==> inputs of build 53 <==
==> flow/design.v (excerpt) <==
module Dmac_Top (
    input  logic        clk,
    input  logic        rst,
    input  logic        write,
    input  logic        HSel,
    input  logic [1:0]  STrans,
    input  logic [31:0] HWData,
    input  logic [31:0] HAddr,
    input  logic [31:0] MRData,
    input  logic        HReady,
    input  logic [1:0]  M_HResp,
    output logic HReadyOut,
    output logic [1:0] S_HResp,
    input  logic [1:0]  DmacReq,      
    input  logic        Bus_Grant,   
    output logic [31:0] MAddress,
    output logic [31:0] MWData,
    output logic [3:0]  MBurst_Size,
    output logic        MWrite,
    output logic [1:0]  MTrans,
    output logic [3:0]  MWStrb,
    output logic        Bus_Req,
    output logic        Interrupt,
    output logic [1:0]  ReqAck
);
clock: 4.78 ns
lec_check: 0
cap_margin: 20
core_margin: 2
core_utilization: 72
cts_cluster_diameter: 28
cts_cluster_size: 36
place_density_lb_addon: 0.01
setup_slack_margin: 1.4
slew_margin: 20
tns_end_percent: 80
run.sh (not shown) runs the stock make flow with config.mk's settings and CLKGATE_MAP_FILE=.
==> build 66: changes against build 53 <==
- CAP_MARGIN: 20 -> 15
- CORE_ASPECT_RATIO: not set -> 0.71
- CTS_CLUSTER_DIAMETER: 28 -> not set
- CTS_CLUSTER_SIZE: 36 -> 58
- PLACE_DENSITY: not set -> 0.36
- PLACE_DENSITY_LB_ADDON: 0.01 -> not set
- SETUP_SLACK_MARGIN: 1.4 -> 0.41
- TNS_END_PERCENT: 80 -> not set
==> flow/constraint.sdc (replaced) <==
create_clock -name core_clock -period 4.77 [get_ports {clk}]
set_input_delay 0.9540 -clock core_clock [delete_from_list [all_inputs] [get_ports {clk}]]
set_output_delay 0.9540 -clock core_clock [all_outputs]
set_load 0.01 [all_outputs]
==> build 29: changes against build 53 <==
- ABC_AREA: not set -> 1
- CTS_CLUSTER_DIAMETER: 28 -> 397
- CTS_CLUSTER_SIZE: 36 -> 10
- PLACE_DENSITY: not set -> 0.4
- PLACE_DENSITY_LB_ADDON: 0.01 -> not set
- SETUP_SLACK_MARGIN: 1.4 -> 0.95
- TNS_END_PERCENT: 80 -> not set
==> flow/constraint.sdc (replaced) <==
create_clock -name core_clock -period 4.84 [get_ports {clk}]
set_input_delay 0.9680 -clock core_clock [delete_from_list [all_inputs] [get_ports {clk}]]
set_output_delay 0.9680 -clock core_clock [all_outputs]
set_load 0.01 [all_outputs]
==> flow_metrics.env <==
# implementation run metrics
export IMPL_setup_ws_ns=-0.0618
export IMPL_setup_viol=10
export IMPL_outcome="complete, but fails checks"
export IMPL_yosys_cells=4300
export IMPL_h_tree_depth=4
export IMPL_violations="negative setup slack"
# the run above: build 66

==> flow_metrics.env <==
# flow metrics
export IMPL_outcome="aborted with a tool error"
export IMPL_lastStage="global routing"
export IMPL_h_tree_depth=5
export IMPL_dieArea_sq_um=89600
export IMPL_yosys_warnings=5
# the run above: build 53

==> flow_metrics.env <==
# implementation run metrics
export IMPL_grt_pass1_wl_um=341000
export IMPL_clk_path_buf_depth=3
export IMPL_outcome="finished clean"
export IMPL_setup_ws_ns=0.335
export IMPL_setup_viol=0
export IMPL_h_tree_depth=4
export IMPL_wl_um=241000
# the run above: build 29


==> run P <==
Starting RTL as in the previous note.
Design Dmac_Top, start of the top module:
module Dmac_Top (
    input  logic        clk,
    input  logic        rst,
    input  logic        write,
    input  logic        HSel,
    input  logic [1:0]  STrans,
    input  logic [31:0] HWData,
    input  logic [31:0] HAddr,
    input  logic [31:0] MRData,
    input  logic        HReady,
    input  logic [1:0]  M_HResp,
    output logic HReadyOut,
    output logic [1:0] S_HResp,
    input  logic [1:0]  DmacReq,      
    input  logic        Bus_Grant,   
    output logic [31:0] MAddress,
    output logic [31:0] MWData,
    output logic [3:0]  MBurst_Size,
    output logic        MWrite,
    output logic [1:0]  MTrans,
    output logic [3:0]  MWStrb,
    output logic        Bus_Req,
    output logic        Interrupt,
    output logic [1:0]  ReqAck
);
Settings: LEC_CHECK=0, ABC_AREA=1, CAP_MARGIN=20, CORE_MARGIN=2, CORE_UTILIZATION=72, CTS_CLUSTER_DIAMETER=370, PLACE_DENSITY=0.42, SETUP_SLACK_MARGIN=1.4, SLEW_MARGIN=20; clock period 4.77 ns.
==> run C (differences from run P) <==
- ABC_AREA: 1 -> default
- CORE_UTILIZATION: 72 -> 44
- CTS_CLUSTER_DIAMETER: 370 -> default
- PLACE_DENSITY: 0.42 -> 0.6
- SETUP_SLACK_MARGIN: 1.4 -> default
==> flow/constraint.sdc (replaced) <==
create_clock -name core_clock -period 5.41 [get_ports {clk}]
set_input_delay 1.0820 -clock core_clock [delete_from_list [all_inputs] [get_ports {clk}]]
set_output_delay 1.0820 -clock core_clock [all_outputs]
set_load 0.01 [all_outputs]
==> run K (differences from run P) <==
- CORE_UTILIZATION: 72 -> 71
- CTS_CLUSTER_DIAMETER: 370 -> default
- PLACE_DENSITY: 0.42 -> 0.6
- SETUP_SLACK_MARGIN: 1.4 -> default
==> flow/constraint.sdc (replaced) <==
create_clock -name core_clock -period 2.6 [get_ports {clk}]
set_input_delay 0.5200 -clock core_clock [delete_from_list [all_inputs] [get_ports {clk}]]
set_output_delay 0.5200 -clock core_clock [all_outputs]
set_load 0.01 [all_outputs]
==> results.txt <==
Notes on the physical design

The tally of non-filler cells in the final layout is 8,867. For this sky-water flow run, the detailed-routed wirelength per cell is reported as approximately 26 um. Of all the cell area in the finished design, the clock network holds between 5 and 6%. The flow ran to the end and the layout has no timing, DRC or antenna violations. The global routing met2 resource utilization is slightly below 70%. After legalization and detailed placement, the total HPWL measured approximately 130 mm.

The sequential-cell power consumption is 15.9 mW. The diode insertion count for antenna repair is 6. The clock-pin slew of the registers on the worst-case setup and hold paths is about 0.06 ns. Detailed routing placed a total of between 30 and 40 mm of wire on met3.
The numbers above come from run P.

==> results.txt <==
Results of an implementation run.

The run stopped with a tool error. The stage where the run ended is global routing. The tool reported: "[ERROR GRT-0232] Routing congestion too high. Check the congestion heatmap in the GUI". The number of I/O port buffers is 157. The total half-perimeter wirelength after legalization and detailed placement is about 150 mm.

Routing resource usage on met3 recorded by global route was between 70 and 80%. The commonest cells after synthesis are sky130_fd_sc_hd__nand2_1 (2,170), sky130_fd_sc_hd__edfxtp_1 (1,024), sky130_fd_sc_hd__nor2_1 (696). The combined area of all synthesized cells is roughly 68,000 um2. The floorplan step set the die width to ~310 um. The synthesized netlist contains 59 unique library cells. Per the post-place timing report, worst setup slack is -1.28 ns. The maximum number of buffers from clock root to sink is 3.

The total number of yosys warnings is 5. The met1 layer usage reported by global route is between 80% and 90%. The count of buffers added by post-CTS timing repair for setup is about 78. The CTS report gives the tree buffer count as around 150. The global routing met2 resource utilization is 96.2%. The tree built by TritonCTS fans out to roughly 1.4k sinks.
The numbers above come from run K.

==> results.txt <==
Notes on the physical design

The run finished with no timing, DRC or antenna violations. The via total after detailed routing is about 39k. Of the total power, registers draw between 50% and 60%. The global routing met2 resource utilization is ~37%. In this run the standard cell core region covers between 100,000 and 150,000 um2. The number of clock buffers in the layout is approximately 200.

The wire length of the first global-routing pass is between 200 and 300 mm. The post-layout worst setup margin is around 0.090 ns. After detailed routing, the met3 layer carries ~12 mm of wire. For this sky-water flow run, the detailed-routed wirelength per cell is reported as around 26 um. According to the dpl log, the detail-placed design has an HPWL of 104 mm.

Of all the cell area in the finished design, the clock network holds 7.10%. The clock-pin slew of the registers on the worst-case setup and hold paths is about 0.06 ns. The repair_antennas step left the layout with diodes totalling 2. The final report lists a non-filler cell total of 6,560.
The numbers above come from run C.

Power and IR drop assume default switching activity.
